==> flow/design.v <==
`timescale 1ns / 1ps
module spi_module
(
    input               I_clk       ,  
    input               I_rst_n     , 
    input               I_tx_en     , 
    input        [15:0]  I_data_in   , 
    output  reg  [7:0]  O_data_out  , 
    input               I_spi_miso  ,  
    output  reg         O_spi_sck   ,  
    output  reg         O_spi_cs    ,  
    output  reg         O_spi_mosi     
);
reg [5:0]   state      ; 
always @(posedge I_clk)
begin
    if(!I_rst_n)
        begin
            state  <=  6'd0    ;
            O_spi_cs    <=  1'b1    ;
            O_spi_sck   <=  1'b0    ;
            O_spi_mosi  <=  1'b0    ;
            O_data_out  <=  8'd0    ;
        end 
    else if(I_tx_en) 
        begin
            if(state==6'd50)
            begin
                state  <=  6'd0                    ; 
            end 
             O_spi_cs    <=  1'b0    ;  
            case(state)
                6'd1, 6'd3 , 6'd5 , 6'd7  , 
                6'd9, 6'd11, 6'd13, 6'd15 ,
                6'd17, 6'd19, 6'd21, 6'd23 ,
                6'd25 , 6'd27, 6'd29, 6'd31 : 
                    begin
                        O_spi_sck   <=  1'b1                ;
                        state  <=  state + 1'b1   ;
                    end
                6'd0:     
                    begin
                        O_spi_mosi  <=  I_data_in[15]        ;
                        O_spi_sck   <=  1'b0                ;
                        state  <=  state + 1'b1   ;          
                    end
                6'd2:     
                    begin
                        O_spi_mosi  <=  I_data_in[14]        ;
                        O_spi_sck   <=  1'b0                ;
                        state  <=  state + 1'b1   ;
                    end
                6'd4:     
                    begin
                        O_spi_mosi  <=  I_data_in[13]        ;
                        O_spi_sck   <=  1'b0                ;
                        state  <=  state + 1'b1   ;
                    end 
                6'd6:     
                    begin
                        O_spi_mosi  <=  I_data_in[12]        ;
                        O_spi_sck   <=  1'b0                ;
                        state  <=  state + 1'b1   ;
                    end 
                6'd8:     
                    begin
                        O_spi_mosi  <=  I_data_in[11]        ;
                        O_spi_sck   <=  1'b0                ;
                        state  <=  state + 1'b1   ;
                    end                            
                6'd10:     
                    begin
                        O_spi_mosi  <=  I_data_in[10]        ;
                        O_spi_sck   <=  1'b0                ;
                        state  <=  state + 1'b1   ;
                    end 
                6'd12:     
                    begin
                        O_spi_mosi  <=  I_data_in[9]        ;
                        O_spi_sck   <=  1'b0                ;
                        state  <=  state + 1'b1   ;
                    end 
                6'd14:     
                    begin
                        O_spi_mosi  <=  I_data_in[8]        ;
                        O_spi_sck   <=  1'b0                ;
                        state  <=  state + 1'b1   ;
                    end
                                   6'd16:     
                                       begin
                                           O_spi_mosi  <=  I_data_in[7]        ;
                                           O_spi_sck   <=  1'b0                ;
                                           state  <=  state + 1'b1   ;
                                       end
                                   6'd18:     
                                       begin
                                           O_spi_mosi  <=  I_data_in[6]        ;
                                           O_spi_sck   <=  1'b0                ;
                                           state  <=  state + 1'b1   ;
                                       end
                                   6'd20:     
                                       begin
                                           O_spi_mosi  <=  I_data_in[5]        ;
                                           O_spi_sck   <=  1'b0                ;
                                           state  <=  state + 1'b1   ;
                                       end 
                                   6'd22:     
                                       begin
                                           O_spi_mosi  <=  I_data_in[4]        ;
                                           O_spi_sck   <=  1'b0                ;
                                           state  <=  state + 1'b1   ;
                                       end 
                                   6'd24:     
                                       begin
                                           O_spi_mosi  <=  I_data_in[3]        ;
                                           O_spi_sck   <=  1'b0                ;
                                           state  <=  state + 1'b1   ;
                                       end                            
                                   6'd26:     
                                       begin
                                           O_spi_mosi  <=  I_data_in[2]        ;
                                           O_spi_sck   <=  1'b0                ;
                                           state  <=  state + 1'b1   ;
                                       end 
                                   6'd28:     
                                       begin
                                           O_spi_mosi  <=  I_data_in[1]        ;
                                           O_spi_sck   <=  1'b0                ;
                                           state  <=  state + 1'b1   ;
                                       end 
                                   6'd30:     
                                       begin
                                           O_spi_mosi  <=  I_data_in[0]        ;
                                           O_spi_sck   <=  1'b0                ;
                                           state  <=  state + 1'b1   ;
                                       end
                6'd32, 6'd34 , 6'd36 , 6'd38  , 
                6'd40, 6'd42, 6'd44, 6'd46, 6'd48 : 
                    begin
                        O_spi_sck  <=  1'b0                ;
                        state  <=  state + 1'b1   ;
                    end
                6'd33:     
                    begin                       
                        O_spi_sck       <=  1'b1                ;
                        state      <=  state + 1'b1   ;
                    end
                6'd35:     
                    begin
                        O_spi_sck       <=  1'b1                ;
                        state      <=  state + 1'b1   ;
                        O_data_out[7]   <=  I_spi_miso          ; 
                    end
                6'd37:     
                    begin
                        O_spi_sck       <=  1'b1                ;
                        state      <=  state + 1'b1   ;
                        O_data_out[6]   <=  I_spi_miso          ; 
                    end 
                6'd39:     
                    begin
                        O_spi_sck       <=  1'b1                ;
                        state      <=  state + 1'b1   ;
                        O_data_out[5]   <=  I_spi_miso          ; 
                    end 
                6'd41:     
                    begin
                        O_spi_sck       <=  1'b1                ;
                        state      <=  state + 1'b1   ;
                        O_data_out[4]   <=  I_spi_miso          ; 
                    end                            
                6'd43:     
                    begin
                        O_spi_sck       <=  1'b1                ;
                        state      <=  state + 1'b1   ;
                        O_data_out[3]   <=  I_spi_miso          ; 
                    end 
                6'd45:     
                    begin
                        O_spi_sck       <=  1'b1                ;
                        state      <=  state + 1'b1   ;
                        O_data_out[2]   <=  I_spi_miso          ; 
                    end 
                6'd47:     
                    begin
                        O_spi_sck       <=  1'b1                ;
                        state      <=  state + 1'b1   ;
                        O_data_out[1]   <=  I_spi_miso          ; 
                    end
                        6'd49:     
                                 begin
                                     O_spi_sck       <=  1'b1                ;
                                     state      <=  state + 1'b1   ;
                                     O_data_out[0]   <=  I_spi_miso          ; 
                                      O_spi_cs<=1'b1;
                                 end
                default:; 
            endcase 
        end    
    else
        begin
            state  <=  6'd0    ;
            O_spi_cs    <=  1'b1    ;
            O_spi_sck   <=  1'b0    ;
            O_spi_mosi  <=  1'b0    ;
            O_data_out  <=  8'd0    ;
        end   
end
endmodule
`timescale 1ns / 1ps
module spi_control(
        clk,
        I_rst_n,
        I_tx_en,
        rst,
        spi_x_out,
        spi_y_out,
        I_spi_miso,
        O_spi_sck,
        O_spi_cs,
        O_spi_mosi
    );
    input clk;
    output reg [3:0]spi_x_out;
    output reg[3:0]spi_y_out;
    input  I_rst_n; 
    input  I_tx_en;
    input  rst; 
    input    I_spi_miso;  
    output  wire         O_spi_sck;  
    output  wire         O_spi_cs  ;  
    output  wire         O_spi_mosi ;    
    wire [7:0]spi_data_out;
    reg [15:0]spi_data_in;
    spi_module spi(
        .I_clk(clk),
        .I_rst_n(I_rst_n), 
        .I_tx_en(I_tx_en), 
        .I_data_in(spi_data_in), 
        .O_data_out(spi_data_out), 
       .I_spi_miso(I_spi_miso) ,  
       .O_spi_sck(O_spi_sck)   ,  
       .O_spi_cs(O_spi_cs)    ,  
       .O_spi_mosi(O_spi_mosi)    
    );
    integer i;
    always@(posedge clk)
    begin
      if(rst)
      begin
        i=0;
        spi_data_in<=16'b0;
        spi_x_out<=4'b0;
        spi_y_out<=4'b0;
      end
      else
      begin
        i=i+1;
        if(i==1)
        begin
            spi_data_in<=16'b0000_1011_0000_1111;
        end
        else if(i==100)
        begin
             spi_y_out<=spi_data_out[3:0];
        end
        else if(i==101)
        begin
            spi_data_in<=16'b0000_1011_0001_0001;
        end
        else if(i==200)
        begin
             spi_x_out<=spi_data_out[3:0];
             i=0;
        end
      end
    end
endmodule
`timescale 1ns / 1ps
module draw_bullet1 #(parameter R=12)(
        clk,
        hcount,
        vcount,
        x,
        y,
        pixel
    );
    input clk;
    input [10:0]hcount;
    input [9:0]vcount;
    output wire [11:0]pixel;
    input [10:0]x;
    input [9:0]y;
    reg[11:0]color;
    always@(posedge clk)
    begin
        if ((hcount-x)*(hcount-x)+(vcount-y)*(vcount-y)<=R*R)
            color<=12'b1111_1111_1111;
        else
            color<=12'b0;
    end
    assign pixel=color;
endmodule
`timescale 1ns / 1ps
module draw_bullet2 #(parameter R=12)(
        clk,
        hcount,
        vcount,
        x,
        y,
        pixel
    );
    input clk;
    input [10:0]hcount;
    input [9:0]vcount;
    output wire [11:0]pixel;
    input [10:0]x;
    input [9:0]y;
    reg[11:0]color;
    always@(posedge clk)
    begin
        if ((hcount-x)*(hcount-x)+(vcount-y)*(vcount-y)<=R*R)
            color<=12'b1111_1111_1111;
        else
            color<=12'b0;
    end
    assign pixel=color;
endmodule
`timescale 1ns / 1ps
module bullet_move #(parameter X=500,Y=500)(
        frame,
        clk,
        rst,
        score,
        x,
        y,
        over
    );
    input frame;
    input clk;
    input rst;
    output reg [15:0]score;  
    output reg [10:0]x;
    output reg [9:0]y;
    input over;
    reg over_reg;
    reg [1:0] v_x;
    reg [1:0] v_y;
    reg sw_x; 
    reg sw_y; 
    always@(posedge clk)
    begin
        if(rst)
        begin
            x<=X;
            y<=Y;
            v_x<=2;
            v_y<=2;
            score<=0;
            sw_x<=0;
            sw_y<=0;
        end
        else if ( frame == 1 &&over==0) 
        begin
                    if(x==2||x==3)begin sw_x<=1;score<=score+1'b1;end
                     else if(x==762||x==761)begin sw_x<=0;score<=score+1'b1;end
                     if(y==36||y==37)begin sw_y<=1;score<=score+1'b1;end
                     else if (y==562||y==561)begin sw_y<=0;score<=score+1'b1;end
              if(sw_x==0)x<=x-v_x;
              else x<=x+v_x;
              if(sw_y==0)y<=y-v_y;
              else y<=y+v_y;
                   if(score[3:0]==10)
                            begin score[3:0]<=0;score[7:4]<=score[7:4]+1;end
                            if(score[7:4]==10)
                            begin score[7:4]<=0;score[11:8]<=score[11:8]+1;end
                            if(score[11:8]==10)
                            begin score[11:8]<=0;score[15:12]<=score[15:12]+1;end
                            if(score[15:12]==10)
                            begin score[11:8]<=0;end      
        end
    end
endmodule
`timescale 1ns / 1ps
module bullet_move2 #(parameter X=200,Y=500)(
        frame,
        clk,
        rst,
        x,
        y
    );
    input frame;
    input clk;
    input rst;
    output reg [10:0]x;
    output reg [9:0]y;
    reg over_reg;
    reg [1:0] v_x;
    reg [1:0] v_y;
    reg sw_x; 
    reg sw_y; 
    reg [3:0]tcount;
    always@(posedge clk)
    begin
         if(rst)
         begin
             sw_x<=0;
             sw_y<=0;
         end
         else
         begin
             if(x<=2)begin sw_x<=1;end
             else if(x>=762)begin sw_x<=0;end
             if(y<=36)begin sw_y<=1;end
             else if (y>=562)begin sw_y<=0;end
         end
    end
    always@(posedge clk)
    begin
        if(rst )
        begin
            x<=X;
            y<=Y;
            v_x<=2;
            v_y<=3;
        end
        else if ( frame == 1 ) 
        begin
              if(sw_x==0)x<=x-v_x;
              else x<=x+v_x;
              if(sw_y==0)y<=y-v_y;
              else y<=y+v_y;
        end
    end
endmodule
`timescale 1ns / 1ps
module draw_player1(
        clk,
        rst,
        frz,
        color_change,
        hcount,
        vcount,
        x,
        y,
        pixel,
        bullet1_x,
        bullet1_y,
        bullet2_x,
        bullet2_y,
        over
    );
    input clk;
    input rst;
    input frz;
    input color_change;
    input [10:0]hcount;
    input [9:0]vcount;
    input [10:0]x;
    input [9:0]y;
    output wire [11:0]pixel;
    input [10:0]bullet1_x;
    input [9:0]bullet1_y;
    input [10:0]bullet2_x;
    input [9:0]bullet2_y;
    output reg over;
    reg [11:0]pixel_reg;
    assign pixel=pixel_reg;
    reg [11:0]color_reg;
    integer R;
    reg [31:0]count;
    always@(posedge clk)
    begin
      if(rst)
      begin
        R<=10;
        count<=0;
        color_reg<=12'b0110_1100_0011;
        over<=0;
      end
      else
      begin
        if(frz)begin color_reg<=12'b0110_1100_0011;over<=0;end
        if(~frz)
         count <=count+1;
         if(count[20]==1&&color_change==0&&R>7)
         begin
            R<=R-2;
            count[20]<=0;
            color_reg<=color_reg+12'b0011_0011_0011;
         end
         if(count[19]==1)
         begin
                count[19] <=0;
                count[20]<=~count[20];
                R<=R+1;
         end
         if(x<2+R||(x+R)>762||(y-R)<36||(y+R)>562||
                  ((x-bullet1_x)*(x-bullet1_x)+(y-bullet1_y)*(y-bullet1_y)<(R+12)*(R+12))
                  ||
                  ((x-bullet2_x)*(x-bullet2_x)+(y-bullet2_y)*(y-bullet2_y)<(R+12)*(R+12))
                  )
         begin over<=1;R<=400;end
         else over<=0;
      end
    end
    always@(posedge clk)
    begin
        if ((hcount-x)*(hcount-x)+(vcount-y)*(vcount-y)<R*R)
        begin
                 pixel_reg<=color_reg;
        end
        else pixel_reg<=12'b0;
    end
endmodule
`timescale 1ns / 1ps
module player1_move #(parameter X = 500, Y = 200)(
    	frame, 
        clk,
        rst,
        frz,
        up,
        down,
        right,
        left,
        x,
        y,
        pattern_select,
        spi_x_out,
        spi_y_out
    );
    input frame;
    input clk;
    input rst;
    input frz;
    input up;
    input down;
    input right;
    input left;
    output reg [10:0]x;
    output reg [9:0]y;
    input pattern_select;
    input [3:0]spi_x_out;
    input [3:0]spi_y_out;
    reg signed [3:0]v_x;
    reg signed [3:0]v_y;
    reg [1:0]xdirect; 
    reg [1:0]ydirect; 
    always@(posedge clk)
    begin
        if ( rst ) 
            begin
                      x<=X;
                      y<=Y;
                      v_x<=1;
                      v_y<=1;
            end
        else if ( frame == 1 ) 
        begin
            if(pattern_select==0)
            begin
               if(left)x<=x-v_x;
               if(right)x<=x+v_x;
               if(up)y<=y-v_y;
               if(down)y<=y+v_y;
            end
            else 
            begin
                if(spi_x_out==1||spi_x_out==2)x<=x-v_x;
                else if(spi_x_out==3||spi_x_out==4)x<=x-2*v_x;
                else if(spi_x_out==4'b1110||spi_x_out==4'b1101)x<=x+v_x;
                else if(spi_x_out==4'b1100||spi_x_out==4'b1011)x<=x+2*v_x;
                if(spi_y_out==1||spi_y_out==2)y<=y+v_y;
                else if(spi_y_out==3||spi_y_out==4)y<=y+2*v_y;
                else if(spi_y_out==4'b1110||spi_y_out==4'b1101)y<=y-v_y;
                else if(spi_y_out==4'b1100||spi_y_out==4'b1011)y<=y-2*v_y;
            end
        end
    end
endmodule
`timescale 1ns / 1ps
module draw_board(
     clk,
     hcount,
     vcount,
     pixel
    );
    input clk;
    input [10:0] hcount;
    input [9:0] vcount;
    output wire [11:0] pixel;
    reg [11:0]pixel_reg;
    assign pixel=pixel_reg;
    always @ (posedge clk)
    begin
        if ( hcount == 0 || vcount == 30 || hcount == 768 || vcount == 568 )
            pixel_reg <= 12'hFFF;
        else
            pixel_reg <= 12'b0;
    end
endmodule
`timescale 1ns / 1ps
module final_out#(parameter WIDTH = 10,   
               HEIGHT = 40)(
    clk,
    rst,
    bullet1,
    bullet2,
    player,
    board,
    final_pixel,
    over,
    hcount,
    vcount
    );
    input clk;
    input rst;
    input [11:0]bullet1;
    input [11:0]bullet2;
    input [11:0]player;
    input [11:0]board;
    input [10:0]hcount;
    input [9:0]vcount;
    input over;
    output reg [11:0]final_pixel;
    reg [11:0]pixel_reg;
    localparam [7:0] x = 120;
    localparam [7:0] y = 245;
    always@(posedge clk)
    begin
        if(rst)begin final_pixel<=0;pixel_reg<=0;end
        else
            if(over==0)
             final_pixel <= board | bullet1 | bullet2 | player;
            else
            begin
                if(over==1)
                  if (
                                    ((hcount >= (x + 5*WIDTH + 3*HEIGHT) && hcount < (x + 6*WIDTH + 3*HEIGHT)) && (vcount >= y && vcount < (y + 2*WIDTH + HEIGHT))) ||  
                                    ((hcount >= (x + 5*WIDTH + 3*HEIGHT) && hcount < (x + 6*WIDTH + 3*HEIGHT)) && (vcount >= (y + 2*WIDTH + HEIGHT) && vcount < (y + 2*WIDTH + 2*HEIGHT))) ||  
                                    ((hcount >= (x + 5*WIDTH + 3*HEIGHT) && hcount < (x + 7*WIDTH + 4*HEIGHT)) && (vcount >= (y + 2*WIDTH + 2*HEIGHT) && vcount < (y + 3*WIDTH + 2*HEIGHT))) ||  
                                    ((hcount >= (x + 8*WIDTH + 4*HEIGHT) && hcount < (x + 10*WIDTH + 5*HEIGHT)) && (vcount >= y && vcount < (y + WIDTH))) ||  
                                    ((hcount >= (x + 8*WIDTH + 4*HEIGHT) && hcount < (x + 9*WIDTH + 4*HEIGHT)) && (vcount >= (y + WIDTH) && vcount < (y + 2*WIDTH + HEIGHT))) ||  
                                    ((hcount >= (x + 8*WIDTH + 4*HEIGHT) && hcount < (x + 9*WIDTH + 4*HEIGHT)) && (vcount >= (y + 2*WIDTH + HEIGHT) && vcount < (y + 2*WIDTH + 2*HEIGHT))) ||  
                                    ((hcount >= (x + 8*WIDTH + 4*HEIGHT) && hcount < (x + 10*WIDTH + 5*HEIGHT)) && (vcount >= (y + 2*WIDTH + 2*HEIGHT) && vcount < (y + 3*WIDTH + 2*HEIGHT))) ||  
                                    ((hcount >= (x + 9*WIDTH + 5*HEIGHT) && hcount < (x + 10*WIDTH + 5*HEIGHT)) && (vcount >= (y + WIDTH) && vcount < (y + 2*WIDTH + HEIGHT))) ||  
                                    ((hcount >= (x + 9*WIDTH + 5*HEIGHT) && hcount < (x + 10*WIDTH + 5*HEIGHT)) && (vcount >= (y + 2*WIDTH + HEIGHT) && vcount < (y + 2*WIDTH + 2*HEIGHT))) || 
                                    ((hcount >= (x + 11*WIDTH + 5*HEIGHT) && hcount < (x + 13*WIDTH + 6*HEIGHT)) && (vcount >= y && vcount < (y + WIDTH))) ||  
                                    ((hcount >= (x + 11*WIDTH + 5*HEIGHT) && hcount < (x + 12*WIDTH + 5*HEIGHT)) && (vcount >= (y + WIDTH) && vcount < (y + WIDTH + HEIGHT))) ||  
                                    ((hcount >= (x + 11*WIDTH + 5*HEIGHT) && hcount < (x + 13*WIDTH + 6*HEIGHT)) && (vcount >= (y + WIDTH + HEIGHT) && vcount < (y + 2*WIDTH + HEIGHT))) ||  
                                    ((hcount >= (x + 12*WIDTH + 6*HEIGHT) && hcount < (x + 13*WIDTH + 6*HEIGHT)) && (vcount >= (y + 2*WIDTH + HEIGHT) && vcount < (y + 2*WIDTH + 2*HEIGHT))) ||  
                                    ((hcount >= (x + 11*WIDTH + 5*HEIGHT) && hcount < (x + 13*WIDTH + 6*HEIGHT)) && (vcount >= (y + 2*WIDTH + 2*HEIGHT) && vcount < (y + 3*WIDTH + 2*HEIGHT))) || 
                                    ((hcount >= (x + 14*WIDTH + 6*HEIGHT) && hcount < (x + 16*WIDTH + 7*HEIGHT)) && (vcount >= y && vcount < (y + WIDTH))) ||  
                                    ((hcount >= (x + 14*WIDTH + 6*HEIGHT + HEIGHT/2) && hcount < (x + 15*WIDTH + 6*HEIGHT + HEIGHT/2)) && (vcount >= y && vcount < (y + 2*WIDTH + HEIGHT))) ||  
                                    ((hcount >= (x + 14*WIDTH + 6*HEIGHT + HEIGHT/2) && hcount < (x + 15*WIDTH + 6*HEIGHT + HEIGHT/2)) && (vcount >= (y + 2*WIDTH + HEIGHT) && vcount < (y + 3*WIDTH + 2*HEIGHT))) 
                                   )
                                   pixel_reg <= 12'h0FF;
                               else 
                                   pixel_reg <= 12'b0;
                  final_pixel<=pixel_reg;     
       end
    end
endmodule
`timescale 1ns / 1ps
module vga(
        clk, 
		rst,
		frz,
		color_change,
		score2,
		vsync,
		hsync,
		VGA_R,
		VGA_G,
		VGA_B,
		up,
		down,
		right,
		left,
		pattern_select,
		over,
		spi_x_out,
		spi_y_out
    );
    input clk; 
    input rst;
    input frz;
    input color_change;
    output vsync;
    output hsync;
    output [3:0] VGA_R;
    output [3:0] VGA_G;
    output [3:0] VGA_B;
    input up;
    input down;
    input right;
    input left;
    wire [15:0]score;
    output wire [15:0]score2;
    input pattern_select;
    input [3:0]spi_x_out;
    input [3:0]spi_y_out;
    wire [11:0]pixel;
    wire [10:0] bullet1_x;
    wire [9:0] bullet1_y;
    wire[11:0]bullet1_pixel;
    wire [10:0] bullet2_x;
    wire [9:0] bullet2_y;
    wire[11:0]bullet2_pixel;
    wire [10:0]player_x;
    wire  [9:0]player_y;
    wire[11:0]player_pixel;
    wire [11:0]board_pixel;
    output wire over;
    reg	 vs;
    reg hs;
    reg [10:0] hcount;
    reg [9:0] vcount;
    reg [9:0] counter;
    reg frame;
    wire hsyncon;
    wire hsyncoff;
    wire hreset;
    wire vclk;
    assign hsyncon = (hcount == 855);
    assign hsyncoff = (hcount == 975);
    assign hreset = (hcount == 1039);
    wire vsyncon,vsyncoff,vreset;
    assign vsyncon = hreset & (vcount == 636);
    assign vsyncoff = hreset & (vcount == 642);
    assign vreset = hreset & (vcount == 665);
    assign vclk = 1'b1;
    always @(posedge clk) 
    begin
        if (rst == 1)  
        begin
            hcount <= 0;
            vcount <= 0;
            vs <= 1;
            hs <= 1;
            counter <= 0;
            frame <= 0;
        end
        else 
        begin
            if ( vclk == 1 ) 
            begin
                hcount <= hreset ? 0 : hcount + 1; 
                hs <= hsyncon ? 0 : hsyncoff ? 1 : hs;   
                vcount <= hreset ? (vreset ? 0 : vcount + 1) : vcount; 
                vs <= vsyncon ? 0 : vsyncoff ? 1 : vs;   
                if ( vs == 0 )
                    counter <= counter + 1;
                if ( counter ==  30 &&  frz == 0)    
                begin
                    counter <= 0;
                    frame <= 1;
                end
                else
                    frame <= 0;
            end
        end
    end
    draw_bullet1 bullet1(
        .clk(clk),
        .hcount(hcount),
        .vcount(vcount),
        .x(bullet1_x),
        .y(bullet1_y),
        .pixel(bullet1_pixel)
    );
    bullet_move movebullet1(
         .frame(frame),
         .clk(clk),
         .rst(rst),
         .score(score2),
         .x(bullet1_x),
         .y(bullet1_y),
         .over(over)
    );
    draw_bullet2 bullet2(
        .clk(clk),
        .hcount(hcount),
        .vcount(vcount),
        .x(bullet2_x),
        .y(bullet2_y),
        .pixel(bullet2_pixel)
    );
    bullet_move2 movebullet2(
         .frame(frame),
         .clk(clk),
         .rst(rst),
         .x(bullet2_x),
         .y(bullet2_y)
    );
    draw_player1 player(
        .clk(clk),
        .rst(rst),
        .frz(frz),
        .hcount(hcount),
        .vcount(vcount),
        .x(player_x),
        .y(player_y),
        .color_change(color_change),
        .pixel(player_pixel),
        .bullet1_x(bullet1_x),
        .bullet1_y(bullet1_y),
        .bullet2_x(bullet2_x),
        .bullet2_y(bullet2_y),
        .over(over)
    );
    player1_move moveplayer1(
    	.frame(frame), 
        .clk(clk),
        .rst(rst),
        .frz(frz),
	    .up(up),
        .down(down),
        .right(right),
        .left(left),
        .x(player_x),
        .y(player_y),
        .pattern_select(pattern_select),
        .spi_x_out(spi_x_out),
        .spi_y_out(spi_y_out)
    );
    draw_board board1(
        .clk(clk),
        .hcount(hcount),
        .vcount(vcount),
        .pixel(board_pixel)
    );
    final_out finalout(
        .clk(clk),
        .rst(rst),
        .bullet1(bullet1_pixel),
        .bullet2(bullet2_pixel),
        .player(player_pixel),
        .board(board_pixel),
        .final_pixel(pixel),
        .over(over),
		.hcount(hcount),
        .vcount(vcount)
    );
    assign VGA_R=pixel[11:8];
    assign VGA_G=pixel[7:4];
    assign VGA_B=pixel[3:0];
    assign vsync = ~vs;
    assign hsync = ~hs;
endmodule
`timescale 1ns / 1ps
module seg_display(
        clk,
        rst,
        seven_seg,
        sel,
        over,
        idata
    );
    input clk;
    input rst;
    input[15:0]idata;
    output [7:0]seven_seg;
    output [7:0]sel;
    input over;
    reg [31:0] count;
    reg [7:0]seg_reg;
    reg[7:0]sel_reg;
    reg [3:0]disp_data;
    assign seven_seg=seg_reg;
    assign sel=sel_reg;
    always@(posedge clk)
    begin
         if(rst)
                count <=0;
         else
         begin
         count <=count+1;
         if(count==500000)
                count <=1;
         end
    end
    always@(*)    
             begin
                 case(count[13:11])
                 3'b000:disp_data<=idata[3:0];
                 3'b001:disp_data<=idata[7:4];
                 3'b010:disp_data<=idata[11:8];
                 3'b011:disp_data<=idata[15:12];             
                 default:disp_data<=4'b1111;
                 endcase
    end 
    always@(*)
    begin
            case(disp_data)
            4'h0: seg_reg=8'hc0;
            4'h1: seg_reg=8'hf9;
            4'h2: seg_reg=8'ha4;
            4'h3: seg_reg=8'hb0;
            4'h4: seg_reg=8'h99;
            4'h5: seg_reg=8'h92;
            4'h6: seg_reg=8'h82;
            4'h7: seg_reg=8'hf8;
            4'h8: seg_reg=8'h80;
            4'h9: seg_reg=8'h90;
            default:seg_reg<=8'hff;
            endcase
    end
    always@(*)
           begin
               case(count[13:11])
               3'b000:sel_reg<=8'b1111_1110;
               3'b001:sel_reg<=8'b1111_1101;
               3'b010:sel_reg<=8'b1111_1011;
               3'b011:sel_reg<=8'b1111_0111;
               3'b100:sel_reg<=8'b1110_1111;
               3'b101:sel_reg<=8'b1101_1111;
               3'b110:sel_reg<=8'b1011_1111;
               3'b111:sel_reg<=8'b0111_1111;
               endcase
     end
endmodule
`timescale 1ns / 1ps
module top_logic(  
		clk,
		rst,
		frz,
		level,
		Dout,
		vsync,
		hsync,
		VGA_R,
		VGA_G,
		VGA_B,
		BTNU,
		BTND,
		BTNL,
		BTNR,
        seven_seg,
        sel,
        pattern_select,
         I_spi_miso,
         O_spi_sck,
         O_spi_cs,
         O_spi_mosi
);
	input clk;
    input rst;
    input frz;
    input [4:0]level;
    input Dout;
    output vsync;
    output hsync;
    output [3:0] VGA_R;
    output [3:0] VGA_G;
    output [3:0] VGA_B;
    input BTNU;
    input BTND;
    input BTNR;
    input BTNL;
    output [7:0]seven_seg;
    output [7:0] sel;
    wire left;
    wire right;
    wire up;
    wire down;
    assign left=BTNL;
    assign right=BTNR;
    assign up=BTNU;
    assign down=BTND;
    input    I_spi_miso;  
    output  wire         O_spi_sck;  
    output  wire         O_spi_cs  ;  
    output  wire         O_spi_mosi ;    
    input pattern_select;
    wire [3:0]spi_x_out;
    wire [3:0]spi_y_out;
    wire [15:0]score;
    wire over;
   spi_control spi(
                .clk(clk),
                .I_rst_n(!rst),
                .I_tx_en(1'b1),
                .rst(rst),
                .spi_x_out(spi_x_out),
                .spi_y_out(spi_y_out),
                .I_spi_miso(I_spi_miso),
                .O_spi_sck(O_spi_sck),
                .O_spi_cs(O_spi_cs),
                .O_spi_mosi(O_spi_mosi)
    );
    vga VGA( 
			 .clk(clk),
			 .rst(rst),
			 .frz(~frz),
			 .color_change(Dout),
			 .score2(score),
			 .vsync(vsync),
			 .hsync(hsync),
			 .VGA_R(VGA_R),
			 .VGA_G(VGA_G),
			 .VGA_B(VGA_B),
			 .up(up),
			 .down(down),
			 .right(right),
			 .left(left),
			 .pattern_select(pattern_select),
			 .over(over),
			 .spi_x_out(spi_x_out),
			 .spi_y_out(spi_y_out)
	);
    seg_display seg(
            .clk(clk),
            .seven_seg(seven_seg),
            .sel(sel),
            .rst(rst),
            .over(over),
            .idata(score)
    );
endmodule
==> flow/run.sh <==
#!/bin/bash
# the make line also repeats each setting of config.mk as NAME=value (left out here)
make -C /OpenROAD-flow-scripts/flow DESIGN_CONFIG=/design/flow/config.mk WORK_HOME=/design/flow/orfs CLKGATE_MAP_FILE= finish
==> flow/config.mk <==
export PLATFORM = sky130hd
export DESIGN_NAME = top_logic
export DESIGN_NICKNAME = top_logic
export VERILOG_FILES = /design/flow/design.v
export SDC_FILE = /design/flow/constraint.sdc
export NUM_CORES = 4
export LEC_CHECK = 0
export ABC_AREA = 0
export CAP_MARGIN = 20
export CELL_PAD_IN_SITES_GLOBAL_PLACEMENT = 0
export CORE_ASPECT_RATIO = 1.01
export CORE_MARGIN = 2
export CORE_UTILIZATION = 58
export MAX_ROUTING_LAYER = met4
export SETUP_SLACK_MARGIN = 5.0
export SLEW_MARGIN = 15
export TNS_END_PERCENT = 5
==> flow/constraint.sdc <==
create_clock -name core_clock -period 19.9 [get_ports {clk}]
set_input_delay 3.9800 -clock core_clock [delete_from_list [all_inputs] [get_ports {clk}]]
set_output_delay 3.9800 -clock core_clock [all_outputs]
set_load 0.01 [all_outputs]
==> impl_metrics.tcl, run 1 <==
# yosys + openroad results
set metrics [dict create \
    timing.hold.worst_endpoint "VGA.movebullet2.sw_x" \
    worst-r2r-cell-count 57 \
    fillers 16500 \
    globalRouteTotalUtil 0.323 \
    synthTopCellsByCount "sky130_fd_sc_hd__inv_1, sky130_fd_sc_hd__fa_1, sky130_fd_sc_hd__ha_1" \
    yosys_warnings 12 \
    chipWidth_um 433 \
    hold-path-cell-count 1 \
    slowest_stage "sky130_fd_sc_hd__fa_2" \
    worst_setup_path_end_kind "register" \
    ys_seq_elements 304 \
    cts.sinks 304 \
    clock_tree_from_tritoncts "done" \
    dr.first_iter.drc_count 5153 \
    ys_types 97 \
    top_area_frac 0.437 \
    enable_flop_cells 0 \
    r2r_start "VGA.vcount[1]" \
    cp.depth 57 \
    cts_buffers 38 \
    slew_headroom 0.200 \
    final_max_slew_viol_count 0 \
    category_of_cells_accounting_for_the_largest_share_of_critical_path_delay "adder cells" \
    syn_inst 12100 \
    status "complete, no violations" \
    rsz0062_at_grt "yes" \
    synth-simple-area-share 0.124 \
    grt_pass1_vias 84500 \
    rrSetupSlack_ns 5.46 \
    route.vias.total 80200 \
    top_cell "sky130_fd_sc_hd__inv_1" \
    warning_total_across_the_stage_logs 144 \
    worstSetupStartpointType "register" \
    min_from "VGA.movebullet2.x[10]" \
    skew_ns 0.0470 \
    syn_nets 15600 \
    num_rows 159 \
    pin_count_of_the_biggest_net_entering_global_routing 73 \
    clock_tree_root_driver_cell "sky130_fd_sc_hd__clkbuf_16" \
    placed_area_sq_um 112000 \
    cts.path.max_buffers 3 \
    global_route_wire_length_before_repair_um 464000 \
    achievable-frequency_mhz 69.3 \
    finalCriticalPeriod_ns 14.44 \
    drt-vias-per-instance 5.46 \
    layout-area-overhead-vs-synth_pct 5.45 \
    startpoint "VGA.vcount[1]" \
    ctsHoldBuffers 0 \
    synth-xor-area-share 0.0519 \
    arrival_ns 14.93 \
    boundaryPins 48 \
    regToRegEndpoint "VGA.bullet2.color[10]" \
    ctsHtreeMaxLevel 2 \
    wl_per_cell_um 19.6 \
    hold_violations 0 \
    muxShareOfSynthArea 0.00496 \
    synth.comb.largest_family "adder cells" \
    syn-cell-area_sq_um 108000 \
    timing_worst_setup_path_type "reg2reg" \
    number_of_failing_setup_endpoints_in_the_final_timing_report 0 \
    post-route-period-util 0.726 \
    final_design_area_no_fill_sq_um 114000 \
    synth_area_per_cell_sq_um 8.90 \
    synth.yosys.chip_area_sq_um 108000 \
    setup_tns_ns 0 \
    worst_path_most_repeated_cell "sky130_fd_sc_hd__fa_1" \
    most_area_hungry_cell_type_in_the_yosys_netlist "sky130_fd_sc_hd__fa_1" \
    detail-route-antenna-nets 0 \
    timing.critical_path.slowest_cell_delay_ns 0.60 \
    ys_sh_aoi 0.0707 \
    gp_congestion 0.934 \
    ys_seq_frac 0.0563 \
    drt_pre_antenna_iters 7 \
    design.die.area_sq_um 190000 \
    cp_max_fo 5 \
    route.detailed.drc 0 \
    io_buffers 41 \
    fp.dieH_um 438 \
    worstSkewPairLatency_ns 0.63 \
    fin_nets 15600 \
    worst_hold_check_path_type "reg2reg" \
    critical_path_required_ns 20.38 \
    synth-cells-yosys 12100 \
    endpoint "VGA.bullet2.color[10]" \
    yosys.area_share.adder 0.568 \
    placeableCoreArea_sq_um 185000 \
    area_leaders "sky130_fd_sc_hd__fa_1, sky130_fd_sc_hd__ha_1, sky130_fd_sc_hd__inv_1" \
    hpwlAfterDp_um 244000 \
    synth_top_flop_cell "sky130_fd_sc_hd__dfxtp_1" \
    cts.clk_slew.worst_paths_ns 0.08 \
    overflow 0 \
    max_slew.worst_pin.slew_ns 1.19 \
    cap_viol_max_count 0 \
    final_wirelength_um 288000 \
    asyncSetResetFlopFracSynth 0 \
    cp_num_buf_inv 11 \
    floorplanUtilization 0.583 \
    grt_antenna_before_repair 9 \
]
[routing by layer]
layer  GRT usage  vias up  wire [um]
met5           -        -          0
met4      0.0776        0       8220
met3      0.0376      373      17800
met2       0.512     2285     136000
met1       0.446    40800     126000
li1            -    36700          -
[stage by stage]
stage                     worst slack, ns  hold slack, ns  instances   util
after floorplan                      5.60           0.399      12100      -
after CTS                            5.00           0.434      14600  0.612
after global placement               2.56           0.421      14600  0.603
after detailed placement             2.43           0.420      14600  0.603
final                                5.46           0.430      14700  0.614
after global routing                 4.88           0.447      14700  0.614
[cell type report]
class | count | area [sq um] | area share
Sequential cell | 304 | 6110 | 0.0536
Multi-Input combinational cell | 8279 | 89000 | 0.782
Timing Repair Buffer | 239 | 1930 | 0.0170
Clock buffer | 49 | 1070 | 0.00941
Inverter | 3280 | 12400 | 0.109
Tap cell | 2495 | 3120 | 0.0274
Clock inverter | 20 | 269 | 0.00236
Antenna cell | 5 | 12.5 | 0.000110
[timing repair]
item | 4_1_cts | 5_1_grt
resized | 70 | 83
endpoints found under the setup margin | 2 | 35
buffers inserted | 11 | 18
pin swaps | 11 | 37
==> inputs of run 2 (changes only) <==
Settings changed: ABC_AREA 0 to 1, CORE_UTILIZATION 58 to 72, MAX_ROUTING_LAYER met4 to unset, PLACE_DENSITY set to 0.35, SETUP_SLACK_MARGIN 5.0 to 1.32, TNS_END_PERCENT 5 to 85.
Clock period 19.9 ns to 9.37 ns, I/O delays scaled along.
==> impl_metrics.tcl, run 2 <==
# collected from the flow reports
set metrics [dict create \
    synth.yosys.chip_area_sq_um 113000 \
    synthTopCellsByCount "sky130_fd_sc_hd__inv_1, sky130_fd_sc_hd__fa_1, sky130_fd_sc_hd__nand2_1" \
    area_leaders "sky130_fd_sc_hd__fa_1, sky130_fd_sc_hd__inv_1, sky130_fd_sc_hd__ha_1" \
    muxShareOfSynthArea 0.000354 \
    ys_seq_frac 0.0538 \
    io_buffers 41 \
    fp.dieH_um 402 \
    globalRouteTotalUtil 0.598 \
    hpwlAfterDp_um 321000 \
    ctsHoldBuffers 0 \
    chipWidth_um 399 \
    error_line "[ERROR GRT-0232] Routing congestion too high. Check the congestion heatmap in the GUI." \
    most_area_hungry_cell_type_in_the_yosys_netlist "sky130_fd_sc_hd__fa_1" \
    syn_inst 14100 \
    floorplanUtilization 0.723 \
    placed_area_sq_um 130000 \
    syn_nets 17600 \
    synth-xor-area-share 0.0429 \
    yosys.area_share.adder 0.542 \
    stage_where_the_flow_stopped "global routing (5_1_grt)" \
    status "stopped before the end" \
    syn-cell-area_sq_um 113000 \
    cts.sinks 304 \
    num_rows 146 \
    placeableCoreArea_sq_um 157000 \
    cts_buffers 38 \
    clock_tree_root_driver_cell "sky130_fd_sc_hd__clkbuf_16" \
    enable_flop_cells 0 \
    asyncSetResetFlopFracSynth 0 \
    cts.path.max_buffers 3 \
    ctsHtreeMaxLevel 2 \
    top_area_frac 0.418 \
    gp_congestion 1.07 \
    ys_seq_elements 304 \
    design.die.area_sq_um 160000 \
    ys_sh_aoi 0.0612 \
    ys_types 68 \
    boundaryPins 48 \
    synth-cells-yosys 14100 \
    top_cell "sky130_fd_sc_hd__inv_1" \
    synth-simple-area-share 0.156 \
    yosys_warnings 12 \
    synth_top_flop_cell "sky130_fd_sc_hd__dfxtp_1" \
    synth.comb.largest_family "adder cells" \
    overflow 1 \
    synth_area_per_cell_sq_um 8.00 \
]
run 2: what timing repair did:
item / CTS
cloned: 3
gates resized: 545
setup buffers: 102
pin swaps: 360
endpoints found under the setup margin: 47
run 2: routing by layer:
layer / overflow / GRT usage
met5: 0 / 0.0878
met4: 1 / 0.577
met3: 0 / 0.334
met2: 0 / 0.845
met1: 0 / 0.611
run 2: through the flow:
step	worst slack, ns	cells	setup TNS [ns]	utilization	hold slack, ns
2_1_floorplan	-2.60	14100	-7.25	-	0.422
3_5_place_dp	-3.83	17800	-75.42	0.828	0.455
4_1_cts	-3.27	17900	-38.91	0.855	0.468
3_3_place_gp	-3.29	17800	-55.85	0.828	0.436
==> inputs of run 3 (changes only) <==
Settings changed: ABC_AREA 1 to unset, CELL_PAD_IN_SITES_GLOBAL_PLACEMENT 0 to unset, CORE_ASPECT_RATIO 1.01 to unset, CORE_UTILIZATION 72 to 67, MAX_ROUTING_LAYER set to met4, PLACE_DENSITY 0.35 to unset, SETUP_SLACK_MARGIN 1.32 to unset, SLEW_MARGIN 15 to 20, TNS_END_PERCENT 85 to unset.
Clock period 9.37 ns to 10.8 ns, I/O delays scaled along.
==> impl_metrics.tcl, run 3 <==
# yosys + openroad results
set metrics [dict create \
    synth-simple-area-share 0.124 \
    hpwlAfterDp_um 261000 \
    max_slew.worst_pin.slew_ns 1.05 \
    ys_types 97 \
    number_of_failing_setup_endpoints_in_the_final_timing_report 47 \
    worst_setup_path_end_kind "register" \
    global_route.usage.met2 0.649 \
    slew_headroom 0.297 \
    grt_busiest_layer "met2" \
    io_buffers 41 \
    chipWidth_um 406 \
    clock_tree_from_tritoncts "done" \
    cp.depth 57 \
    placeableCoreArea_sq_um 160000 \
    dr.first_iter.drc_count 6063 \
    warning_total_across_the_stage_logs 147 \
    pin_count_of_the_biggest_net_entering_global_routing 95 \
    synthTopCellsByCount "sky130_fd_sc_hd__inv_1, sky130_fd_sc_hd__fa_1, sky130_fd_sc_hd__ha_1" \
    globalRouteMet3Util 0.0694 \
    post-route-worst-setup-slack_ns -2.78 \
    grt_antenna_before_repair 12 \
    use_met1 0.480 \
    synth-xor-area-share 0.0519 \
    hold-path-cell-count 1 \
    boundaryPins 48 \
    timing_worst_setup_path_type "reg2reg" \
    rrSetupSlack_ns -2.78 \
    layout.failed_checks "setup timing" \
    asyncSetResetFlopFracSynth 0 \
    detail-route-antenna-nets 0 \
    regToRegEndpoint "VGA.bullet2.color[10]" \
    rsz0062_at_grt "yes" \
    grt_pass1_vias 95100 \
    fin_nets 16700 \
    min_from "VGA.movebullet2.x[10]" \
    cts.sinks 304 \
    cp_num_buf_inv 12 \
    instances_no_fill 15400 \
    muxShareOfSynthArea 0.00496 \
    route.vias.total 86700 \
    synth.comb.largest_family "adder cells" \
    yosys.area_share.adder 0.568 \
    overflow 0 \
    cp_max_fo 6 \
    ys_sh_aoi 0.0707 \
    layout-area-overhead-vs-synth_pct 14.2 \
    syn_nets 15600 \
    timing.hold.worst_endpoint "VGA.movebullet2.sw_x" \
    globalRouteTotalUtil 0.396 \
    yosys_warnings 12 \
    category_of_cells_accounting_for_the_largest_share_of_critical_path_delay "adder cells" \
    design.die.area_sq_um 164000 \
    area_leaders "sky130_fd_sc_hd__fa_1, sky130_fd_sc_hd__ha_1, sky130_fd_sc_hd__inv_1" \
    top_area_frac 0.437 \
    hold_violations 0 \
    slowest_stage "sky130_fd_sc_hd__fa_1" \
    floorplanUtilization 0.674 \
    worstSkewPairLatency_ns 0.61 \
    ys_seq_frac 0.0563 \
    enable_flop_cells 0 \
    syn_inst 12100 \
    timing.critical_path.slowest_cell_delay_ns 0.59 \
    synth_area_per_cell_sq_um 8.90 \
    final_wirelength_um 307000 \
    endpoint "VGA.bullet2.color[10]" \
    worst_path_most_repeated_cell "sky130_fd_sc_hd__fa_1" \
    worst-r2r-cell-count 57 \
    drt-vias-per-instance 5.62 \
    status "complete, but fails checks" \
    ys_seq_elements 304 \
    combGateArea_sq_um 90300 \
    global_route_wire_length_before_repair_um 496000 \
    cap_viol_max_count 0 \
    r2r_start "VGA.vcount[0]" \
    num_rows 147 \
    ctsHtreeMaxLevel 2 \
    synth_top_flop_cell "sky130_fd_sc_hd__dfxtp_1" \
    finalCriticalPeriod_ns 13.58 \
    worstSetupStartpointType "register" \
    layout.area.seq_sq_um 6110 \
    most_area_hungry_cell_type_in_the_yosys_netlist "sky130_fd_sc_hd__fa_1" \
    ctsHoldBuffers 0 \
    skew_ns 0.0530 \
    arrival_ns 14.11 \
    drt_pre_antenna_iters 6 \
    achievable-frequency_mhz 73.6 \
    worst_hold_check_path_type "reg2reg" \
    synth-cells-yosys 12100 \
    top_cell "sky130_fd_sc_hd__inv_1" \
    startpoint "VGA.vcount[0]" \
    syn-cell-area_sq_um 108000 \
    cts.path.max_buffers 3 \
    fillers 11300 \
    critical_path_required_ns 11.33 \
    holdWs_ns 0.447 \
    wl_per_cell_um 19.9 \
    post-route-period-util 1.26 \
    synth.yosys.chip_area_sq_um 108000 \
    place_inst 15200 \
    cts_buffers 36 \
    route.detailed.drc 0 \
    gp_congestion 1.02 \
    cts.clk_slew.worst_paths_ns 0.08 \
    final_max_slew_viol_count 0 \
    clock_tree_root_driver_cell "sky130_fd_sc_hd__clkbuf_16" \
    fp.dieH_um 406 \
]
run 3: timing repair:
| item | CTS | global route |
|---|---|---|
| cloned | 2 | 1 |
| gates resized | 277 | 128 |
| setup endpoints to repair | 47 | 47 |
| pin swaps | 237 | 111 |
| buffers inserted | 73 | 32 |
run 3: cell type report:
type,instances,area share
Timing Repair Buffer,1325,0.0858
Multi-Input combinational cell,8279,0.732
Tap cell,2160,0.0219
Inverter,3280,0.100
Sequential cell,304,0.0496
Antenna cell,9,0.000183
Clock buffer,46,0.00810
Clock inverter,20,0.00181
run 3: per-stage QoR:
stage | util | worst slack (ns) | cell area (sq um) | setup TNS [ns]
final | 0.769 | -2.78 | 123000 | -12.69
after CTS | 0.764 | -2.56 | 122000 | -5.79
after global placement | 0.746 | -2.89 | 120000 | -25.99
after floorplan | - | -2.24 | 109000 | -4.47
after global routing | 0.769 | -3.41 | 123000 | -29.97
after detailed placement | 0.746 | -3.24 | 120000 | -32.82
run 3: layer usage:
metal / part of all wire / wire, um / vias up
met5: 0 / 0 / -
met4: 0.059 / 18000 / 0
met3: 0.078 / 23800 / 1053
met2: 0.48 / 148000 / 3471
met1: 0.38 / 117000 / 43200
li1: - / - / 38900
==> inputs of run 4 (changes only) <==
Settings changed: ABC_AREA set to 1, CELL_PAD_IN_SITES_GLOBAL_PLACEMENT set to 1, CORE_MARGIN 2 to 10, CORE_UTILIZATION 67 to 15, CTS_CLUSTER_DIAMETER set to 328, MAX_ROUTING_LAYER met4 to unset, PLACE_DENSITY_LB_ADDON set to 0.05, SETUP_SLACK_MARGIN set to -0.55.
Clock period 10.8 ns to 20.0 ns, I/O delays scaled along.
==> impl_metrics.tcl, run 4 <==
# yosys + openroad results
set metrics [dict create \
    worstSetupStartpointType "register" \
    critical_path_required_ns 20.61 \
    timing.critical_path.slowest_cell_delay_ns 0.67 \
    fin_nets 17700 \
    cp.depth 53 \
    finish.utilization 0.171 \
    drt_pre_antenna_iters 6 \
    cts_buffers 52 \
    synthTopCellsByCount "sky130_fd_sc_hd__inv_1, sky130_fd_sc_hd__fa_1, sky130_fd_sc_hd__nand2_1" \
    cts.clk_slew.worst_paths_ns 0.06 \
    warning_total_across_the_stage_logs 133 \
    drt-vias-per-instance 3.53 \
    ys_seq_elements 304 \
    chipWidth_um 889 \
    hold-path-cell-count 1 \
    max_slew.worst_pin.slew_ns 1.06 \
    worstSkewPairLatency_ns 0.79 \
    syn-cell-area_sq_um 113000 \
    ys_types 68 \
    ctsHtreeMaxLevel 2 \
    cp_max_fo 18 \
    cts.sinks 304 \
    placeableCoreArea_sq_um 754000 \
    skew_ns 0.101 \
    boundaryPins 48 \
    instances_no_fill 24200 \
    synth-cells-yosys 14100 \
    post_cts_buffers 0 \
    pin_count_of_the_biggest_net_entering_global_routing 41 \
    dr.first_iter.drc_count 3072 \
    ys_seq_frac 0.0538 \
    place_inst 24100 \
    startpoint "VGA.vcount[0]" \
    grt_pass1_vias 99400 \
    number_of_failing_setup_endpoints_in_the_final_timing_report 0 \
    num_rows 319 \
    number_of_cells_upsized_or_downsized_after_cts 0 \
    globalRouteTotalUtil 0.121 \
    finalCriticalPeriod_ns 15.64 \
    post-route-period-util 0.782 \
    endpoint "VGA.bullet2.color[10]" \
    global_route_wire_length_before_repair_um 705000 \
    yosys_warnings 12 \
    layout-area-overhead-vs-synth_pct 13.7 \
    cap_viol_max_count 0 \
    clock_tree_from_tritoncts "done" \
    placed_area_sq_um 127000 \
    worst_setup_path_end_kind "register" \
    category_of_cells_accounting_for_the_largest_share_of_critical_path_delay "adder cells" \
    grt_antenna_before_repair 38 \
    cp_num_buf_inv 11 \
    synth-simple-area-share 0.156 \
    rrSetupSlack_ns 4.36 \
    syn_inst 14100 \
    hpwlAfterDp_um 419000 \
    status "complete, no violations" \
    cts.path.max_buffers 3 \
    setup_tns_ns 0 \
    muxShareOfSynthArea 0.000354 \
    top_area_frac 0.418 \
    min_from "VGA.movebullet1.x[10]" \
    holdWs_ns 0.444 \
    timing.hold.worst_endpoint "VGA.movebullet1.x[10]" \
    place_worst_setup_slack_ns 3.84 \
    yosys.area_share.adder 0.542 \
    synth_area_per_cell_sq_um 8.00 \
    design.die.area_sq_um 790000 \
    achievable-frequency_mhz 63.9 \
    synth-xor-area-share 0.0429 \
    gp_congestion 0.747 \
    io_buffers 41 \
    final_wirelength_um 475000 \
    area_leaders "sky130_fd_sc_hd__fa_1, sky130_fd_sc_hd__inv_1, sky130_fd_sc_hd__ha_1" \
    timing_worst_setup_path_type "reg2reg" \
    top_cell "sky130_fd_sc_hd__inv_1" \
    floorplanUtilization 0.150 \
    enable_flop_cells 0 \
    synth_top_flop_cell "sky130_fd_sc_hd__dfxtp_1" \
    clock_tree_root_driver_cell "sky130_fd_sc_hd__clkbuf_16" \
    worst_path_most_repeated_cell "sky130_fd_sc_hd__fa_1" \
    slowest_stage "sky130_fd_sc_hd__dfxtp_1" \
    r2r_start "VGA.vcount[0]" \
    ctsHoldBuffers 0 \
    regToRegEndpoint "VGA.bullet2.color[10]" \
    rsz0062_at_grt "no" \
    route.detailed.drc 0 \
    asyncSetResetFlopFracSynth 0 \
    detail-route-antenna-nets 0 \
    synth.yosys.chip_area_sq_um 113000 \
    hold_violations 0 \
    fp.dieH_um 889 \
    post-route-worst-setup-slack_ns 4.36 \
    arrival_ns 16.25 \
    ys_sh_aoi 0.0612 \
    route.vias.total 85500 \
    worst_hold_check_path_type "reg2reg" \
    final_max_slew_viol_count 0 \
    syn_nets 17600 \
    worst-r2r-cell-count 53 \
    overflow 0 \
    slew_headroom 0.288 \
    final_design_area_no_fill_sq_um 129000 \
    synth.comb.largest_family "adder cells" \
    most_area_hungry_cell_type_in_the_yosys_netlist "sky130_fd_sc_hd__fa_1" \
    wl_per_cell_um 19.6 \
]
run 4: cell type report:
type                       count  area (sq um)
multi-input combinational   9527         91000
clock buffer                  70          1460
antenna                        9          22.5
sequential                   304          6110
inverter                    4083         15300
timing repair buffer         260          2050
fill                       85800        625000
tap                         9951         12500
clock inverter                26           350
run 4: routing by layer:
| metal | GRT usage | vias to the layer above | wire length, um |
|---|---|---|---|
| met1 | 0.169 | 42700 | 233000 |
| met4 | 0.0138 | 2 | 6300 |
| met5 | 0 | - | 17 |
| met3 | 0.00737 | 183 | 7220 |
| li1 | - | 42100 | - |
| met2 | 0.209 | 559 | 229000 |
==> inputs of run 5 (changes only) <==
Settings changed: CELL_PAD_IN_SITES_GLOBAL_PLACEMENT 1 to 0, CORE_ASPECT_RATIO set to 1.01, CORE_MARGIN 10 to 2, CORE_UTILIZATION 15 to 72, CTS_CLUSTER_DIAMETER 328 to unset, HOLD_SLACK_MARGIN set to -0.08, PLACE_DENSITY_LB_ADDON 0.05 to 0.21, SETUP_SLACK_MARGIN -0.55 to -0.56, SLEW_MARGIN 20 to 15, TNS_END_PERCENT set to 85.
Clock period 20.0 ns to 9.86 ns, I/O delays scaled along.
==> impl_metrics.tcl, run 5 <==
# yosys + openroad results
set metrics [dict create \
    synthTopCellsByCount "sky130_fd_sc_hd__inv_1, sky130_fd_sc_hd__fa_1, sky130_fd_sc_hd__nand2_1" \
    setup_tns_ns -65.40 \
    instances_no_fill 17800 \
    cp.depth 64 \
    ys_types 68 \
    drt_pre_antenna_iters 14 \
    ctsHoldBuffers 0 \
    cts_buffers 40 \
    cap_viol_max_count 2 \
    timing.hold.worst_endpoint "VGA.movebullet1.x[10]" \
    ys_sh_aoi 0.0612 \
    yosys.area_share.adder 0.542 \
    yosys_warnings 12 \
    cp_max_fo 5 \
    fp.dieH_um 402 \
    number_of_failing_setup_endpoints_in_the_final_timing_report 47 \
    final_wirelength_um 412000 \
    synth-simple-area-share 0.156 \
    worstSkewPairLatency_ns 0.67 \
    critical_path_required_ns 10.46 \
    dr.first_iter.drc_count 13300 \
    most_area_hungry_cell_type_in_the_yosys_netlist "sky130_fd_sc_hd__fa_1" \
    post-route-worst-setup-slack_ns -3.19 \
    rsz0062_at_grt "yes" \
    io_buffers 41 \
    global_route_wire_length_before_repair_um 612000 \
    layout.failed_checks "capacitance limit, slew limit, setup timing" \
    regToRegEndpoint "VGA.bullet2.color[10]" \
    status "complete, but fails checks" \
    route.vias.total 108000 \
    worstSetupStartpointType "register" \
    slew_headroom -0.534 \
    top_cell "sky130_fd_sc_hd__inv_1" \
    arrival_ns 13.65 \
    skew_ns 0.0727 \
    num_rows 146 \
    ys_seq_frac 0.0538 \
    detail-route-antenna-nets 0 \
    drt-vias-per-instance 6.04 \
    top_area_frac 0.418 \
    boundaryPins 48 \
    design.die.area_sq_um 160000 \
    layout-area-overhead-vs-synth_pct 17.4 \
    cts.sinks 304 \
    synth-cells-yosys 14100 \
    final_max_slew_viol_count 4 \
    synth.yosys.chip_area_sq_um 113000 \
    cp_num_buf_inv 10 \
    worst_hold_check_path_type "reg2reg" \
    worst_path_most_repeated_cell "sky130_fd_sc_hd__fa_1" \
    startpoint "VGA.vcount[2]" \
    ctsHtreeMaxLevel 2 \
    cts.path.max_buffers 3 \
    timing_worst_setup_path_type "reg2reg" \
    route.detailed.drc 0 \
    syn_inst 14100 \
    slowest_stage "sky130_fd_sc_hd__fa_1" \
    ys_seq_elements 304 \
    placeableCoreArea_sq_um 157000 \
    overflow 0 \
    pin_count_of_the_biggest_net_entering_global_routing 55 \
    area_leaders "sky130_fd_sc_hd__fa_1, sky130_fd_sc_hd__inv_1, sky130_fd_sc_hd__ha_1" \
    category_of_cells_accounting_for_the_largest_share_of_critical_path_delay "adder cells" \
    grt_antenna_before_repair 22 \
    chipWidth_um 399 \
    floorplanUtilization 0.723 \
    rrSetupSlack_ns -3.19 \
    timing.critical_path.slowest_cell_delay_ns 0.61 \
    worst-r2r-cell-count 64 \
    post-route-period-util 1.32 \
    clock_tree_root_driver_cell "sky130_fd_sc_hd__clkbuf_16" \
    warning_total_across_the_stage_logs 138 \
    asyncSetResetFlopFracSynth 0 \
    endpoint "VGA.bullet2.color[10]" \
    min_from "VGA.movebullet1.x[10]" \
    clock_tree_from_tritoncts "done" \
    finalCriticalPeriod_ns 13.05 \
    r2r_start "VGA.vcount[2]" \
    synth_top_flop_cell "sky130_fd_sc_hd__dfxtp_1" \
    cts.clk_slew.worst_paths_ns 0.08 \
    syn_nets 17600 \
    muxShareOfSynthArea 0.000354 \
    finish.utilization 0.849 \
    wl_per_cell_um 23.1 \
    worst_setup_path_end_kind "register" \
    hpwlAfterDp_um 321000 \
    synth-xor-area-share 0.0429 \
    fin_nets 19200 \
    enable_flop_cells 0 \
    hold_violations 0 \
    place_worst_setup_slack_ns -3.20 \
    globalRouteTotalUtil 0.495 \
    hold-path-cell-count 1 \
    gp_congestion 1.06 \
    synth.comb.largest_family "adder cells" \
    grt_pass1_vias 116000 \
    max_slew.worst_pin.slew_ns 2.28 \
    synth_area_per_cell_sq_um 8.00 \
    place_inst 17600 \
    achievable-frequency_mhz 76.7 \
    syn-cell-area_sq_um 113000 \
]
## run 5: final cells by class
cell class / instances / area, sq um
multi-input combinational: 9528 / 93500
fill: 8296 / 23700
inverter: 4083 / 15400
timing repair buffer: 1744 / 13800
sequential: 304 / 6140
tap: 2072 / 2590
clock buffer: 51 / 1080
clock inverter: 23 / 342
antenna: 7 / 17.5
## run 5: stage by stage
step,hold slack (ns),instance area (sq um)
final,0.454,133000
after global routing,0.489,133000
after CTS,0.451,131000
after detailed placement,0.442,128000
after global placement,0.432,128000
after floorplan,0.422,114000
## run 5: layer usage
layer	vias up	part of all wire	global-route usage
met5	-	0.0011	0
met4	32	0.11	0.386
met3	3211	0.13	0.147
met2	8320	0.44	0.793
met1	51100	0.32	0.554
li1	45000	-	-
## run 5: timing repair
item,in CTS,in global routing
cloned,3,1
pin swaps,171,148
gates resized,231,353
setup buffers,79,59
endpoints found under the setup margin,47,47
==> inputs of run 6 (changes only) <==
Settings changed: CELL_PAD_IN_SITES_GLOBAL_PLACEMENT 0 to unset, CORE_ASPECT_RATIO 1.01 to unset, HOLD_SLACK_MARGIN -0.08 to unset, MAX_ROUTING_LAYER set to met4, PLACE_DENSITY_LB_ADDON 0.21 to 0.2, SETUP_SLACK_MARGIN -0.56 to 1.63, SLEW_MARGIN 15 to 20, TNS_END_PERCENT 85 to unset.
Clock period 9.86 ns to 11.4 ns, I/O delays scaled along.
==> impl_metrics.tcl, run 6 <==
# collected from the flow reports
set metrics [dict create \
    ys_types 68 \
    design.die.area_sq_um 160000 \
    ctsHtreeMaxLevel 2 \
    synth-xor-area-share 0.0429 \
    yosys.area_share.adder 0.542 \
    synth.comb.largest_family "adder cells" \
    placeableCoreArea_sq_um 156000 \
    cts.path.max_buffers 3 \
    syn-cell-area_sq_um 113000 \
    placed_area_sq_um 121000 \
    clock_tree_root_driver_cell "sky130_fd_sc_hd__clkbuf_16" \
    synth.yosys.chip_area_sq_um 113000 \
    top_cell "sky130_fd_sc_hd__inv_1" \
    synth_top_flop_cell "sky130_fd_sc_hd__dfxtp_1" \
    ys_sh_aoi 0.0612 \
    stage_where_the_flow_stopped "global routing (5_1_grt)" \
    top_area_frac 0.418 \
    ctsHoldBuffers 0 \
    asyncSetResetFlopFracSynth 0 \
    synth-cells-yosys 14100 \
    chipWidth_um 401 \
    syn_nets 17600 \
    fp.dieH_um 401 \
    ys_seq_frac 0.0538 \
    synth_area_per_cell_sq_um 8.00 \
    num_rows 145 \
    syn_inst 14100 \
    status "stopped before the end" \
    boundaryPins 48 \
    enable_flop_cells 0 \
    io_buffers 41 \
    ys_seq_elements 304 \
    synth-simple-area-share 0.156 \
    yosys_warnings 12 \
    place_inst 16700 \
    area_leaders "sky130_fd_sc_hd__fa_1, sky130_fd_sc_hd__inv_1, sky130_fd_sc_hd__ha_1" \
    floorplanUtilization 0.725 \
    cts.sinks 304 \
    synthTopCellsByCount "sky130_fd_sc_hd__inv_1, sky130_fd_sc_hd__fa_1, sky130_fd_sc_hd__nand2_1" \
    most_area_hungry_cell_type_in_the_yosys_netlist "sky130_fd_sc_hd__fa_1" \
    cts_buffers 40 \
    hpwlAfterDp_um 298000 \
    muxShareOfSynthArea 0.000354 \
    gp_congestion 1.05 \
]
-- run 6: repair_timing --
item / in CTS
pin swaps: 240
gates resized: 556
setup buffers: 102
endpoints found under the setup margin: 47
cloned: 6
-- run 6: stage by stage --
stage               setup slack [ns]  setup TNS, ns
CTS                            -1.27          -2.44
detailed placement             -1.83          -3.49
global placement               -1.30          -2.58
floorplan                     -0.570          -1.13
==> inputs of run 7 (changes only) <==
Settings changed: CELL_PAD_IN_SITES_DETAIL_PLACEMENT set to 1, CELL_PAD_IN_SITES_GLOBAL_PLACEMENT set to 0, CORE_MARGIN 2 to 4, CORE_UTILIZATION 72 to 67, CTS_CLUSTER_DIAMETER set to 207, GPL_ROUTABILITY_DRIVEN set to 0, HOLD_SLACK_MARGIN set to 0.19, MAX_ROUTING_LAYER met4 to met5, MIN_ROUTING_LAYER set to met2, PLACE_DENSITY_LB_ADDON 0.2 to unset, SETUP_SLACK_MARGIN 1.63 to -0.42, TNS_END_PERCENT set to 60.
Clock period 11.4 ns to 16.2 ns, I/O delays scaled along.
==> impl_metrics.tcl, run 7 <==
# collected from the flow reports
set metrics [dict create \
    status "stopped before the end" \
    stage_where_the_flow_stopped "detailed placement (3_5_place_dp)" \
    error_line "[ERROR DPL-0033] detailed placement checks failed during check placement." \
    yosys_warnings 12 \
    synthTopCellsByCount "sky130_fd_sc_hd__inv_1, sky130_fd_sc_hd__fa_1, sky130_fd_sc_hd__nand2_1" \
    ys_types 68 \
    synth.yosys.chip_area_sq_um 113000 \
    num_rows 150 \
    asyncSetResetFlopFracSynth 0 \
    synth.comb.largest_family "adder cells" \
    syn_nets 17600 \
    ys_seq_frac 0.0538 \
    top_cell "sky130_fd_sc_hd__inv_1" \
    syn-cell-area_sq_um 113000 \
    ys_seq_elements 304 \
    enable_flop_cells 0 \
    synth-simple-area-share 0.156 \
    placeableCoreArea_sq_um 168000 \
    chipWidth_um 419 \
    design.die.area_sq_um 176000 \
    yosys.area_share.adder 0.542 \
    floorplanUtilization 0.675 \
    area_leaders "sky130_fd_sc_hd__fa_1, sky130_fd_sc_hd__inv_1, sky130_fd_sc_hd__ha_1" \
    synth_area_per_cell_sq_um 8.00 \
    ys_sh_aoi 0.0612 \
    top_area_frac 0.418 \
    syn_inst 14100 \
    fp.dieH_um 419 \
    muxShareOfSynthArea 0.000354 \
    synth-cells-yosys 14100 \
    most_area_hungry_cell_type_in_the_yosys_netlist "sky130_fd_sc_hd__fa_1" \
    io_buffers 41 \
    synth-xor-area-share 0.0429 \
    boundaryPins 48 \
    synth_top_flop_cell "sky130_fd_sc_hd__dfxtp_1" \
]
[run 7: stage by stage]
step                    instances  hold WS (ns)  instance area (sq um)  setup slack, ns
after floorplan             14100         0.422                 113000             3.20
after global placement      16300         0.430                 116000             1.72
